## try-tundra
// testSlave
module testSlave(input clk, input reset,
    input  S_AXI_RREADY,
    output S_AXI_RVALID,
    output[5:0] S_AXI_RID,
    output[31:0] S_AXI_RDATA,
    output[1:0] S_AXI_RRESP,
    output S_AXI_RLAST,
    output S_AXI_ARREADY,
    input  S_AXI_ARVALID,
    input [5:0] S_AXI_ARID,
    input [5:0] S_AXI_ARADDR,
    input [7:0] S_AXI_ARLEN,
    input [2:0] S_AXI_ARSIZE,
    input [1:0] S_AXI_ARBURST,
    output S_AXI_WREADY,
    input  S_AXI_WVALID,
    input [31:0] S_AXI_WDATA,
    input [3:0] S_AXI_WSTRB,
    input  S_AXI_WLAST,
    output S_AXI_AWREADY,
    input  S_AXI_AWVALID,
    input [5:0] S_AXI_AWID,
    input [5:0] S_AXI_AWADDR,
    input [7:0] S_AXI_AWLEN,
    input [2:0] S_AXI_AWSIZE,
    input [1:0] S_AXI_AWBURST,
    input  S_AXI_BREADY,
    output S_AXI_BVALID,
    output[5:0] S_AXI_BID,
    output[1:0] S_AXI_BRESP
);
For scale: about 2000 cells after synthesis, ~600 flip-flops, about 150 I/O pins, about 26000 um2 of cells after synthesis.
==> flow/config.mk <==
export PLATFORM = sky130hd
export DESIGN_NAME = testSlave
export DESIGN_NICKNAME = testSlave
export VERILOG_FILES = /design/flow/design.v
export SDC_FILE = /design/flow/constraint.sdc
export NUM_CORES = 4
export LEC_CHECK = 0
export CAP_MARGIN = 15
export CELL_PAD_IN_SITES_DETAIL_PLACEMENT = 0
export CORE_ASPECT_RATIO = 1.31
export CORE_MARGIN = 2
export CORE_UTILIZATION = 72
export CTS_CLUSTER_DIAMETER = 64
export CTS_CLUSTER_SIZE = 27
export MAX_ROUTING_LAYER = met4
export PLACE_DENSITY = 0.66
export SLEW_MARGIN = 35
export TNS_END_PERCENT = 100
==> flow/constraint.sdc <==
create_clock -name core_clock -period 2.32 [get_ports {clk}]
set_input_delay 0.4640 -clock core_clock [delete_from_list [all_inputs] [get_ports {clk}]]
set_output_delay 0.4640 -clock core_clock [all_outputs]
set_load 0.01 [all_outputs]
run.sh (not shown) runs the stock make flow with config.mk's settings and CLKGATE_MAP_FILE=.
What the final checks of try-tundra revealed, after a flow that finished every stage, was a layout that fails on setup timing.
For try-cedar, these inputs were changed with respect to try-tundra:
Settings: CTS_CLUSTER_SIZE now 54, was 27; PLACE_DENSITY now 0.44, was 0.66; SETUP_SLACK_MARGIN now 0.7, previously not set; TNS_END_PERCENT now 40, was 100; the clock period (ns, I/O delays scaled along) now 2.4, was 2.32.
Results
Finished, but not clean: try-tundra, with setup timing.
Every stage of try-cedar finished as expected; the final checks, on the other hand, flagged setup timing, which means the layout fails.
Of try-cedar and try-tundra, it is try-cedar that has the higher combinational share of power.
Setup slack: try-cedar less than try-tundra
In the flow results for try-cedar and try-tundra, the global-route wire length before repair is smaller on try-tundra.
| worst clock skew | try-cedar vs try-tundra | ≈ equal |
Of the two values seen for capturing instance or port of the critical path, axi_rdata[6] was produced by try-tundra and axi_rdata[15] by try-cedar.
Summary of try-cedar over try-tundra: total power went down 0.000095 W, cell count climbed 1.7%.
Core util | try-cedar vs try-tundra | try-cedar higher


== yarrow ==
testSlave again, from the RTL that the note above started with.
make LEC_CHECK=0 ABC_AREA=1 CAP_MARGIN=40 CELL_PAD_IN_SITES_DETAIL_PLACEMENT=1 CELL_PAD_IN_SITES_GLOBAL_PLACEMENT=0 CORE_ASPECT_RATIO=1.41 CORE_MARGIN=7 CORE_UTILIZATION=26 CTS_CLUSTER_DIAMETER=64 CTS_CLUSTER_SIZE=77 GPL_ROUTABILITY_DRIVEN=0 GPL_TIMING_DRIVEN=0 HOLD_SLACK_MARGIN=0.02 MAX_ROUTING_LAYER=met5 PLACE_DENSITY=0.44 SETUP_SLACK_MARGIN=-0.1 SLEW_MARGIN=40 TNS_END_PERCENT=40 finish   # period 2.54 ns
yarrow completed end to end; final checks failed (negative setup slack).
> inputs changed (yarrow -> willow)
==> flow/config.mk <==
export PLATFORM = sky130hd
export DESIGN_NAME = testSlave
export DESIGN_NICKNAME = testSlave
export VERILOG_FILES = /design/flow/design.v
export SDC_FILE = /design/flow/constraint.sdc
export NUM_CORES = 4
export LEC_CHECK = 0
export ABC_AREA = 1
export CAP_MARGIN = 35
export CORE_MARGIN = 2
export CORE_UTILIZATION = 40
export GPL_ROUTABILITY_DRIVEN = 0
export MAX_ROUTING_LAYER = met4
export PLACE_DENSITY = 0.6
export SLEW_MARGIN = 20
export TNS_END_PERCENT = 20
==> flow/constraint.sdc <==
create_clock -name core_clock -period 3.6 [get_ports {clk}]
set_input_delay 0.7200 -clock core_clock [delete_from_list [all_inputs] [get_ports {clk}]]
set_output_delay 0.7200 -clock core_clock [all_outputs]
set_load 0.01 [all_outputs]
Findings:
Looking at the reports, willow completed the entire flow and the layout it produced met the timing, DRC and antenna checks.
Going from yarrow to willow, area overhead of the layout relative to synthesis shrinks by 6.5 points.
Between willow and yarrow, it is willow whose sequential portion of the cell area is higher, by 3.1 points.
On area of all placed cells without fillers, yarrow loses to willow.
Per the comparison of willow with yarrow, final cell count now smaller, worst setup slack after layout went up.
Measured against willow, the wire length of the first global-routing pass of yarrow comes out at 1.3 times the reference value.
The shortest clock period the worst path allows after layout number comes out lower for yarrow vs willow.
Compared with yarrow, in willow number of signal-net buffers in the layout shows a reduction of 37%; power lost about 30%; via count of the first global-routing pass decreased about 13%.
Changes in raven relative to willow:
diff --git a/flow/config.mk b/flow/config.mk
--- a/flow/config.mk
+++ b/flow/config.mk
@@ -8,2 +8 @@
-export ABC_AREA = 1
-export CAP_MARGIN = 35
+export CAP_MARGIN = 20
@@ -12,2 +10,0 @@
-export GPL_ROUTABILITY_DRIVEN = 0
-export MAX_ROUTING_LAYER = met4
@@ -16 +12,0 @@
-export TNS_END_PERCENT = 20
==> flow/constraint.sdc <==
create_clock -name core_clock -period 2.87 [get_ports {clk}]
set_input_delay 0.5740 -clock core_clock [delete_from_list [all_inputs] [get_ports {clk}]]
set_output_delay 0.5740 -clock core_clock [all_outputs]
set_load 0.01 [all_outputs]
==> comparison <==
- raven ended up with a lower worst setup slack after layout than willow did.
- The total cell area reported by yosys after synthesis in raven was higher than what willow gave.
- | overall power | raven vs willow | worse |
- From willow to raven the numbers moved as follows: post-placement setup slack moved down; first-pass GRT wire length moved down; data arrival time at the worst-slack endpoint moved down; sequential-to-total area share from yosys stat moved down.
- Multi-input combinational cell count, raven and willow, lower one = raven.
- Summary — count of clock-buffer cells in the layout, raven relative to willow: lower, by 6.3%.
- Ratio of total power to cell area (raven over willow): increase, 20%
Relative to raven, the following input files were edited for harbor:
diff --git a/flow/config.mk b/flow/config.mk
--- a/flow/config.mk
+++ b/flow/config.mk
@@ -7,0 +8 @@
+export ABC_AREA = 1
@@ -10 +11,2 @@
-export CORE_UTILIZATION = 40
+export CORE_UTILIZATION = 70
+export CTS_CLUSTER_DIAMETER = 275
==> flow/constraint.sdc <==
create_clock -name core_clock -period 2.41 [get_ports {clk}]
set_input_delay 0.4820 -clock core_clock [delete_from_list [all_inputs] [get_ports {clk}]]
set_output_delay 0.4820 -clock core_clock [all_outputs]
set_load 0.01 [all_outputs]
Results
Compared with raven, in harbor synthesis-to-layout area growth moved down; worst-margin pin slew has decreased; clock power rose by 17%; worst setup slack shows a reduction of 210 ps.
> inputs changed (harbor -> garnet)
diff --git a/flow/config.mk b/flow/config.mk
--- a/flow/config.mk
+++ b/flow/config.mk
@@ -8 +7,0 @@
-export ABC_AREA = 1
@@ -11,2 +10 @@
-export CORE_UTILIZATION = 70
-export CTS_CLUSTER_DIAMETER = 275
+export CORE_UTILIZATION = 65
==> flow/constraint.sdc <==
create_clock -name core_clock -period 1.67 [get_ports {clk}]
set_input_delay 0.3340 -clock core_clock [delete_from_list [all_inputs] [get_ports {clk}]]
set_output_delay 0.3340 -clock core_clock [all_outputs]
set_load 0.01 [all_outputs]
### Flow results
Every stage of garnet finished as expected; the final checks, on the other hand, flagged negative setup slack, which means the layout fails.
Looking at highest metal layer used by the detailed router, the met5 result is from garnet; the met4 one comes from harbor.
Delta (garnet minus harbor): synthesized instance count down 486, total global-route track usage down 3.4 points.
Compared with harbor, in garnet critical path depth now sits lower; core utilization now sits higher.
Edits applied to the flow inputs when going from garnet to ember:
diff --git a/flow/config.mk b/flow/config.mk
--- a/flow/config.mk
+++ b/flow/config.mk
@@ -10 +10 @@
-export CORE_UTILIZATION = 65
+export CORE_UTILIZATION = 40
==> flow/constraint.sdc <==
create_clock -name core_clock -period 3.01 [get_ports {clk}]
set_input_delay 0.6020 -clock core_clock [delete_from_list [all_inputs] [get_ports {clk}]]
set_output_delay 0.6020 -clock core_clock [all_outputs]
set_load 0.01 [all_outputs]
[summary]
For ember, the launch point of the critical path was axi_awlen_cntr[1]$_SDFFCE_PN0P_, unlike garnet, where it was axi_araddr[3]$_DFFE_PP_. Relative to garnet, the post-placement cell area of ember is lower by 4.2%. Measured against each other, ember and garnet differ in shortest clock period the worst path allows after layout, the higher figure coming from ember. Comparing ember against garnet, there is no change at all in number of flip-flops and latches. Higher overall track demand over capacity in global routing was reported by garnet, not ember. Both conditions hold for ember: the flow ran to the end and the final layout passed the timing, DRC and antenna checks. For total power of the final layout, dividing the value from garnet by the value from ember gives 1.9. Taking ember over garnet, the worst vdd rail ir drop ratio works out to 0.45.


Starting RTL as in the previous note.
==> flow/config.mk <==
export PLATFORM = sky130hd
export DESIGN_NAME = testSlave
export DESIGN_NICKNAME = testSlave
export VERILOG_FILES = /design/flow/design.v
export SDC_FILE = /design/flow/constraint.sdc
export NUM_CORES = 4
export LEC_CHECK = 0
export CAP_MARGIN = 20
export CORE_MARGIN = 2
export CORE_UTILIZATION = 45
export SETUP_SLACK_MARGIN = 0.6
export SLEW_MARGIN = 20
export TNS_END_PERCENT = 5
==> flow/constraint.sdc <==
create_clock -name core_clock -period 3.25 [get_ports {clk}]
set_input_delay 0.6500 -clock core_clock [delete_from_list [all_inputs] [get_ports {clk}]]
set_output_delay 0.6500 -clock core_clock [all_outputs]
set_load 0.01 [all_outputs]
Then changed:
CORE_UTILIZATION = 50   (was 45)
SETUP_SLACK_MARGIN = -0.2   (was 0.6)
TNS_END_PERCENT = not set   (was 5)
clock period = 1.98 ns   (was 3.25 ns; I/O delays follow)
Result: The changed run produced a layout that fails on negative setup slack; non-clock buffer count rose by 206; total power rose by 71%; worst setup slack is worse by 1000 ps; wire length rose by 8.4%; sequential share of layout area fell by 5.3 points; cell count rose by 4.5%.
Then changed:
CORE_UTILIZATION = 65   (was 50)
SETUP_SLACK_MARGIN = 0.4   (was -0.2)
clock period = 2.39 ns   (was 1.98 ns; I/O delays follow)
Effect: The new run passed the timing, DRC and antenna checks; synthesized area stays the same; via count climbs by 1.9%; die area shrinks by 23%; worst hold slack gets better by 67 ps; fmax is higher by 0.49%.
Power and IR drop assume default switching activity.
